==> flow/design.v <==
module alu_top (
    input             clk,
    input      [7:0]  a_in,
    input      [7:0]  b_in,
    input      [3:0]  command_in,
    input             oe,
    output reg [15:0] d_out
);
    reg [7:0] a_q, b_q;
    reg [3:0] cmd_q;
    reg       oe_q;
    wire [15:0] alu_out;
    always @(posedge clk) begin
        a_q   <= a_in;
        b_q   <= b_in;
        cmd_q <= command_in;
        oe_q  <= oe;
        d_out <= alu_out;
    end
    alu u_alu (.a_in(a_q), .b_in(b_q), .command_in(cmd_q), .oe(oe_q), .d_out(alu_out));
endmodule

module alu ( input [7:0]a_in,b_in,input [3:0]command_in,input oe,output [15:0]d_out);
	parameter 	ADD = 4'b0000,
				INC = 4'b0001,
				SUB =  4'b0010,
				DEC = 4'b0011,
				MUL = 4'b0100,
				DIV = 4'b0101,
				SHL = 4'b0110,
				SHR = 4'b0111,
				AND = 4'b1000,
				OR = 4'b1001,
				INV = 4'b1010,
				NAND = 4'b1011,
				NOR = 4'b1100,
				XOR = 4'b1101,
				XNOR = 4'b1110,
				BUF = 4'b1111;
	reg [15:0] out;
	always@(command_in,a_in,b_in)
		begin
			case(command_in)
				ADD : out = a_in+b_in;
				INC : out = a_in+1'b1;
				SUB : out = a_in-b_in;
				DEC : out = a_in-1'b1;
				MUL : out = a_in*b_in;
				DIV : out = (b_in == 8'd0) ? 16'hFFFF : a_in/b_in;
				SHL : out = a_in<<1;
				SHR : out = a_in>>1;
				AND : out = a_in&&b_in;
				OR : out = a_in||b_in;
				INV : out = !(a_in);
				NAND : out = ~(a_in&b_in);
				NOR : out = ~(a_in|b_in);
				XOR : out = a_in^b_in;
				XNOR : out = a_in~^b_in;
				BUF : out = a_in;
			endcase
		end
	assign d_out = (oe) ? out : 16'h0000;
endmodule  
export LEC_CHECK = 0
export ABC_AREA = 1
export CAP_MARGIN = 20
export CORE_ASPECT_RATIO = 0.69
export CORE_MARGIN = 2
export CORE_UTILIZATION = 72
export CTS_CLUSTER_DIAMETER = 396
export CTS_CLUSTER_SIZE = 93
export SETUP_SLACK_MARGIN = 3.01
export SLEW_MARGIN = 20
create_clock -name core_clock -period 9.95 [get_ports {clk}]
run.sh (not shown) runs the stock make flow with config.mk's settings and CLKGATE_MAP_FILE=.
The starting point aborted during 4_1_cts.
Edit:
- ABC_AREA: 1 -> not set
- CORE_ASPECT_RATIO: 0.69 -> not set
- CORE_UTILIZATION: 72 -> 40
- CTS_CLUSTER_DIAMETER: 396 -> not set
- CTS_CLUSTER_SIZE: 93 -> not set
- SETUP_SLACK_MARGIN: 3.01 -> not set
- clock period: 9.95 -> 23.5 ns (I/O delays scaled with it)
The new run produced a clean layout.
Synthesized area drops by 2.5%.
Synthesized cell count drops by 18%.
Die area climbs by 73%.


// alu_top: RTL as listed in full above, without the edits since
make LEC_CHECK=0 CAP_MARGIN=20 CORE_MARGIN=2 CORE_UTILIZATION=61 SLEW_MARGIN=20 finish   # period 16.0 ns
The starting point completed and failed the layout checks on capacitance limit, slew limit, setup timing.
Change:
Settings changed: CORE_UTILIZATION 61 to 40.
Clock period 16.0 ns to 24.0 ns, I/O delays scaled along.
=> This time the run completed without violations. Via count shrinks by a quarter to a third. Routed wire length shrinks by well over a third. Setup slack is better by 12000 ps.


Setup of job 2569:
Starts from the design.v that is shown in full above.
clock: 16.9 ns
lec_check: 0
abc_area: 1
cap_margin: 15
core_aspect_ratio: 0.87
core_margin: 2
core_utilization: 33
cts_cluster_diameter: 137
setup_slack_margin: -1.59
slew_margin: 40
Job 2569 -> stages 100% | layout checks FAIL | setup timing
Here is what was changed in the inputs of job 621 compared with job 2569.
Settings: changing CAP_MARGIN from 15 to 5; changing SETUP_SLACK_MARGIN from -1.59 to -1.96; changing CORE_UTILIZATION from 33 to 70; changing CTS_CLUSTER_DIAMETER from 137 to 354; changing the clock period (ns, I/O delays scaled along) from 16.9 to 20.4.
Findings:
- Job 621 failed in 4_1_cts with DPL-0038.
- Diff job 2569..job 621 | adder and majority gate portion of the synthesized area | unchanged
- Estimated wirelength of the detail-placed design delta for job 621 relative to job 2569: about 15% higher
- As far as count of library flops with an enable pin goes, job 2569 and job 621 are indistinguishable; the numbers are identical.
- Diff job 2569 -> job 621: weighted congestion at the end of routability-driven global placement higher; die size went down by 52%; area fraction in xor and xnor cells roughly the same; post-place instance area down about 4%.
- Initial core utilization in job 621 is 38 points higher than in job 2569
- Number of buffers added on ports: job 621 vs job 2569 — no meaningful difference
[inputs] job 8029 vs job 621
Settings: CAP_MARGIN changed from 5 to 15; CORE_UTILIZATION changed from 70 to 72; SETUP_SLACK_MARGIN changed from -1.96 to 2.69; CTS_CLUSTER_SIZE newly set to 19; the clock period (ns, I/O delays scaled along) changed from 20.4 to 24.6.
==> results <==
In the summary table, job 8029 is marked failed, with error DPL-0038 raised in 5_1_grt. Between job 621 and job 8029, the number of flops mapped to enable cells by yosys does not differ in any meaningful way. Chip area in the Yosys report of job 621 is on par with job 8029. Job 8029: placeable core region lower than job 621. The higher routability congestion estimate from global placement came out of job 621. Against job 621, total die area in job 8029 came out better.
Input changes introduced in job 4025 (baseline for comparison: job 8029):
Settings: a change of CORE_UTILIZATION from 72 to 46; an added GPL_TIMING_DRIVEN of 0; a change of ABC_AREA from 1 to 0; a deleted CTS_CLUSTER_SIZE that had been 19; a change of CTS_CLUSTER_DIAMETER from 354 to 394; a change of the clock period (ns, I/O delays scaled along) from 24.6 to 16.9.
### Flow results
No crash in job 4025: every stage finished, but the layout fails its final checks due to setup timing.
Measured against each other, job 8029 and job 4025 differ in post-CTS repair timing setup buffer count, the higher figure coming from job 4025.
| pre-CTS setup slack | job 4025 vs job 8029 | worse |
Overall die area deteriorates in job 4025 relative to job 8029.
Min half-perimeter wire length after placement across job 8029 and job 4025: job 8029
Job 4025 against job 8029: floorplan row count up 25%, sequential element share of the synthesized area moved up, area of the core moved up, fraction of the mapped netlist area in adder cells saw an increase.
Relative to job 8029, the area figure in the yosys stat output measured on job 4025 has decreased by a few percent.


RTL: the design.v shown in full above, as it stands there.
make LEC_CHECK=0 CAP_MARGIN=20 CORE_MARGIN=2 CORE_UTILIZATION=40 CTS_CLUSTER_DIAMETER=307 CTS_CLUSTER_SIZE=47 PLACE_DENSITY=0.67 SLEW_MARGIN=0 finish   # period 24.0 ns
The starting point went through all stages and came out clean.
Edit:
==> flow/config.mk (replaced) <==
export PLATFORM = sky130hd
export DESIGN_NAME = alu_top
export DESIGN_NICKNAME = alu_top
export VERILOG_FILES = /design/flow/design.v
export SDC_FILE = /design/flow/constraint.sdc
export NUM_CORES = 4
export LEC_CHECK = 0
export ABC_AREA = 1
export CAP_MARGIN = 0
export CORE_MARGIN = 2
export CORE_UTILIZATION = 70
export CTS_CLUSTER_DIAMETER = 102
export CTS_CLUSTER_SIZE = 11
export SETUP_SLACK_MARGIN = 0.1
export SLEW_MARGIN = 20
Result: The changed run finished but failed the layout checks on setup timing. Setup slack is worse by 0.84 ns. Final area goes up by about 0.9%. Global-route usage goes up by 15 points. Core utilization goes up by 36 points. Worst hold slack is worse by 0.15 ns.
Edit:
--- a/flow/config.mk
+++ b/flow/config.mk
@@ -8,8 +8,7 @@
 export ABC_AREA = 1
-export CAP_MARGIN = 0
+export CAP_MARGIN = 25
 export CORE_MARGIN = 2
-export CORE_UTILIZATION = 70
-export CTS_CLUSTER_DIAMETER = 102
-export CTS_CLUSTER_SIZE = 11
-export SETUP_SLACK_MARGIN = 0.1
+export CORE_UTILIZATION = 18
+export CTS_CLUSTER_DIAMETER = 338
+export SETUP_SLACK_MARGIN = 1.54
 export SLEW_MARGIN = 20
What happened: The new run produced a clean layout. Worst hold slack improves by 0.14 ns. Core utilization fell by 62 points. Routed wire length fell by about 3.5%.
Edit:
==> flow/config.mk (replaced) <==
export PLATFORM = sky130hd
export DESIGN_NAME = alu_top
export DESIGN_NICKNAME = alu_top
export VERILOG_FILES = /design/flow/design.v
export SDC_FILE = /design/flow/constraint.sdc
export NUM_CORES = 4
export LEC_CHECK = 0
export CAP_MARGIN = 20
export CELL_PAD_IN_SITES_GLOBAL_PLACEMENT = 3
export CORE_MARGIN = 7
export CORE_UTILIZATION = 40
export CTS_CLUSTER_DIAMETER = 307
export CTS_CLUSTER_SIZE = 47
export PLACE_DENSITY_LB_ADDON = 0.06
export SETUP_SLACK_MARGIN = -2.0
export SLEW_MARGIN = 0
export TNS_END_PERCENT = 10
Outcome: The changed run produced a layout that fails on setup timing. Global-route usage goes up by 11 points. Core utilization goes up by 23 points. Fmax goes down by 5.4%. Synthesized cell count goes down by 18%. Setup slack loses 1.3 ns. Design area goes down by 15%.
Edit:
==> flow/config.mk (replaced) <==
export PLATFORM = sky130hd
export DESIGN_NAME = alu_top
export DESIGN_NICKNAME = alu_top
export VERILOG_FILES = /design/flow/design.v
export SDC_FILE = /design/flow/constraint.sdc
export NUM_CORES = 4
export LEC_CHECK = 0
export ABC_AREA = 1
export CAP_MARGIN = 20
export CELL_PAD_IN_SITES_GLOBAL_PLACEMENT = 3
export CORE_ASPECT_RATIO = 1.48
export CORE_MARGIN = 4
export CORE_UTILIZATION = 72
export PLACE_DENSITY = 0.66
export SLEW_MARGIN = 15
The new run stopped in global placement without I/O.
Synthesized area grows by 2.5%.
Die area falls by 45%.
Synthesized cell count rises by 22%.


Setup of lagoon:
// alu_top: RTL as listed in full above, without the edits since
export LEC_CHECK = 0
export ABC_AREA = 1
export CAP_MARGIN = 20
export CORE_MARGIN = 2
export CORE_UTILIZATION = 72
export CTS_CLUSTER_DIAMETER = 396
export SETUP_SLACK_MARGIN = 1.13
export SLEW_MARGIN = 20
create_clock -name core_clock -period 10.2 [get_ports {clk}]
lagoon did not finish; the tool stopped in 4_1_cts with error DPL-0038.
Input changes introduced in fjord (baseline for comparison: lagoon):
Settings: changing CORE_UTILIZATION from 72 to 25; removing CTS_CLUSTER_DIAMETER (formerly 396); removing ABC_AREA (formerly 1); removing SETUP_SLACK_MARGIN (formerly 1.13); changing the clock period (ns, I/O delays scaled along) from 10.2 to 23.5.
[summary]
lagoon failed in 4_1_cts with DPL-0038.
fjord ran to completion and came out clean on the timing, DRC and antenna checks.
Summary of fjord over lagoon: summed standard-cell area reported by yosys saw a decrease; synthesized cell count decreased by 284 relative to the old numbers; die footprint increased 170%.
Against lagoon as the reference, fjord delivers a higher portion of netlist area occupied by mux cells.
Side by side, register share after synthesis turned out higher in fjord than in lagoon.
fjord vs. lagoon: vertical die dimension grew by about 65%; total cells reported by yosys after synthesis went down by 284.
#### Input delta (raven over fjord)
Settings: CAP_MARGIN changed from 20 to 40; HOLD_SLACK_MARGIN newly set to 0.29; CORE_UTILIZATION changed from 25 to 70; the clock period (ns, I/O delays scaled along) changed from 23.5 to 22.2.
==> comparison <==
Among raven and fjord, the run that stopped before the end is raven, and it is the only one. Number of clock sinks essentially unchanged between raven and fjord. Comparing raven against fjord, there is no change at all in number of top-level design ports. raven against fjord: HPWL after detailed placement shrank by 0.89%, post-cts resize count grew by 22, horizontal die size shrank by 80 um. Compared with fjord, number of rows in the core area in raven decreased by more than a quarter. Delta (raven minus fjord): area fraction in full adders, half adders and majority gates has remained practically unchanged, die boundary height went down by 80 um.


Starts from the design.v that is shown in full above.
clock: 16.0 ns
lec_check: 0
cap_margin: 20
core_margin: 2
core_utilization: 61
setup_slack_margin: 4.07
slew_margin: 20
The starting point ended with an error in global routing.
==> next run, changes <==
--- a/flow/config.mk
+++ b/flow/config.mk
@@ -7,6 +7,6 @@
 export LEC_CHECK = 0
-export CAP_MARGIN = 20
+export CAP_MARGIN = 5
 export CORE_MARGIN = 2
-export CORE_UTILIZATION = 61
-export SETUP_SLACK_MARGIN = 4.07
+export CORE_UTILIZATION = 70
+export SETUP_SLACK_MARGIN = 0.51
 export SLEW_MARGIN = 20
==> flow/constraint.sdc (replaced) <==
create_clock -name core_clock -period 9.45 [get_ports {clk}]
set_input_delay 1.8900 -clock core_clock [delete_from_list [all_inputs] [get_ports {clk}]]
set_output_delay 1.8900 -clock core_clock [all_outputs]
set_load 0.01 [all_outputs]
What happened: This time the run died in clock tree synthesis; synthesized cell count does not change; area after synthesis does not change; die area is lower by 12%.
==> next run, changes <==
--- a/flow/config.mk
+++ b/flow/config.mk
@@ -7,6 +7,6 @@
 export LEC_CHECK = 0
-export CAP_MARGIN = 5
+export CAP_MARGIN = 0
+export CORE_ASPECT_RATIO = 0.5
 export CORE_MARGIN = 2
-export CORE_UTILIZATION = 70
-export SETUP_SLACK_MARGIN = 0.51
+export CORE_UTILIZATION = 68
 export SLEW_MARGIN = 20
==> flow/constraint.sdc (replaced) <==
create_clock -name core_clock -period 22.2 [get_ports {clk}]
set_input_delay 4.4400 -clock core_clock [delete_from_list [all_inputs] [get_ports {clk}]]
set_output_delay 4.4400 -clock core_clock [all_outputs]
set_load 0.01 [all_outputs]
The new run never finished: it broke off in global routing, error GRT-0232.
Synthesized cell count is unchanged.
Synthesized area does not change.
Die area came out higher by 3.2%.


// alu_top: RTL as listed in full above, without the edits since
==> flow/config.mk <==
export PLATFORM = sky130hd
export DESIGN_NAME = alu_top
export DESIGN_NICKNAME = alu_top
export VERILOG_FILES = /design/flow/design.v
export SDC_FILE = /design/flow/constraint.sdc
export NUM_CORES = 4
export LEC_CHECK = 0
export ABC_AREA = 1
export CAP_MARGIN = 20
export CORE_ASPECT_RATIO = 0.69
export CORE_MARGIN = 2
export CORE_UTILIZATION = 72
export CTS_CLUSTER_DIAMETER = 396
export CTS_CLUSTER_SIZE = 93
export HOLD_SLACK_MARGIN = 0.29
export SETUP_SLACK_MARGIN = 3.01
export SLEW_MARGIN = 20
==> flow/constraint.sdc <==
create_clock -name core_clock -period 9.95 [get_ports {clk}]
set_input_delay 1.9900 -clock core_clock [delete_from_list [all_inputs] [get_ports {clk}]]
set_output_delay 1.9900 -clock core_clock [all_outputs]
set_load 0.01 [all_outputs]
The baseline aborted during clock tree synthesis.
Rerun with:
ABC_AREA = not set   (was 1)
CAP_MARGIN = 40   (was 20)
CORE_ASPECT_RATIO = not set   (was 0.69)
CORE_UTILIZATION = 70   (was 72)
CTS_CLUSTER_DIAMETER = not set   (was 396)
CTS_CLUSTER_SIZE = not set   (was 93)
SETUP_SLACK_MARGIN = 0.15   (was 3.01)
clock period = 22.4 ns   (was 9.95 ns; I/O delays follow)
This time the run ended with an error in global routing. Synthesized cell count falls by 18%. Die area hardly moves. Area after synthesis falls by 2.5%.
Rerun with:
CAP_MARGIN = 5   (was 40)
HOLD_SLACK_MARGIN = not set   (was 0.29)
SETUP_SLACK_MARGIN = 2.79   (was 0.15)
clock period = 10.6 ns   (was 22.4 ns; I/O delays follow)
Result:
- Now the flow died in clock tree synthesis
- area after synthesis is unchanged
- die size stays the same
- synthesized cell count is unchanged


## build 69
RTL: the design.v shown in full above, as it stands there.
Settings: LEC_CHECK=0, CAP_MARGIN=20, CORE_MARGIN=2, CORE_UTILIZATION=58, SETUP_SLACK_MARGIN=2.29, SLEW_MARGIN=20; clock period 13.1 ns.
Build 69: all stages done; final checks FAILED (capacitance limit, slew limit, setup timing).
Edits applied to the flow inputs when going from build 69 to build 9:
Settings: CORE_UTILIZATION now 68, was 58; SETUP_SLACK_MARGIN no longer set, was 2.29; ABC_AREA now 1, previously not set; the clock period (ns, I/O delays scaled along) now 32.0, was 13.1.
## What came out
- Build 9: flow completed, timing, DRC and antenna clean
- Build 9 against build 69; wire length is down by more than a quarter.
- Build 9 — post-CTS setup buffer count 107 lower, build 69 as reference
- Placement row count delta for build 9 relative to build 69: about 6% lower
- Looking at beginning of the critical path, the b_q[3]$_DFF_P_ result is from build 9; the b_q[2]$_DFF_P_ one comes from build 69.
- Via count: build 9 vs build 69 down about 28%
- Looking at fraction of area in registers across build 69 and build 9, the one that comes out higher is build 9.
- In the flow results for build 69 and build 9, the cell area after layout is smaller on build 9.
Inputs modified between build 9 and build 22:
Settings: CORE_UTILIZATION changed from 68 to 65; CAP_MARGIN changed from 20 to 40; ABC_AREA removed (was 1); the clock period (ns, I/O delays scaled along) changed from 32.0 to 22.2.
--- outcome ---
The flow for build 22 finished, though final verification flagged setup timing. For cell area after layout, dividing the value from build 9 by the value from build 22 gives 0.867. Measured against build 22, the via count of build 9 comes out at 0.937 times the reference value. Build 22 vs. build 9: maximum number of pins on one net before global-route repair went up by 17. The mean routed wirelength per cell in build 22 sits about 32% above the value recorded for build 9. Detailed-placement wirelength estimate, build 22 and build 9: lower on build 9. [build 22] arrival time at the worst endpoint fell 4500 ps relative to build 9. Height of the die grows slightly when moving from build 9 to build 22.
Changes in build 96 relative to build 22:
Settings: changing CORE_UTILIZATION from 65 to 70; setting HOLD_SLACK_MARGIN to 0.29 for the first time; setting SETUP_SLACK_MARGIN to 0.37 for the first time; changing the clock period (ns, I/O delays scaled along) from 22.2 to 22.4.
==> results <==
FAIL build 96 @ global routing: tool exited with error
Diff build 22 -> build 96: y dimension of the die lost 3.5%, post-synthesis share of cell area spent on and-or and or-and gates neither gained nor lost much, instance area after placement neither gained nor lost much.
Width of the chip, build 22 and build 96: lower on build 96
Build 96: final weighted congestion in routability-driven placement lower than build 22
Between build 22 and build 96, number of placed instances, taps included decreased.
Total number of placement rows (build 96 over build 22): decrease, about 4.4%
For the die footprint, build 96 came in 6.9% lower than build 22 did.
The total core area of build 96 falls short of that of build 22 by 8.0%.
[build 96] number of resized instances in the post-cts repair step rose 96% relative to build 22
Starting utilization of the core area for build 96: 5.8 points up relative to build 22
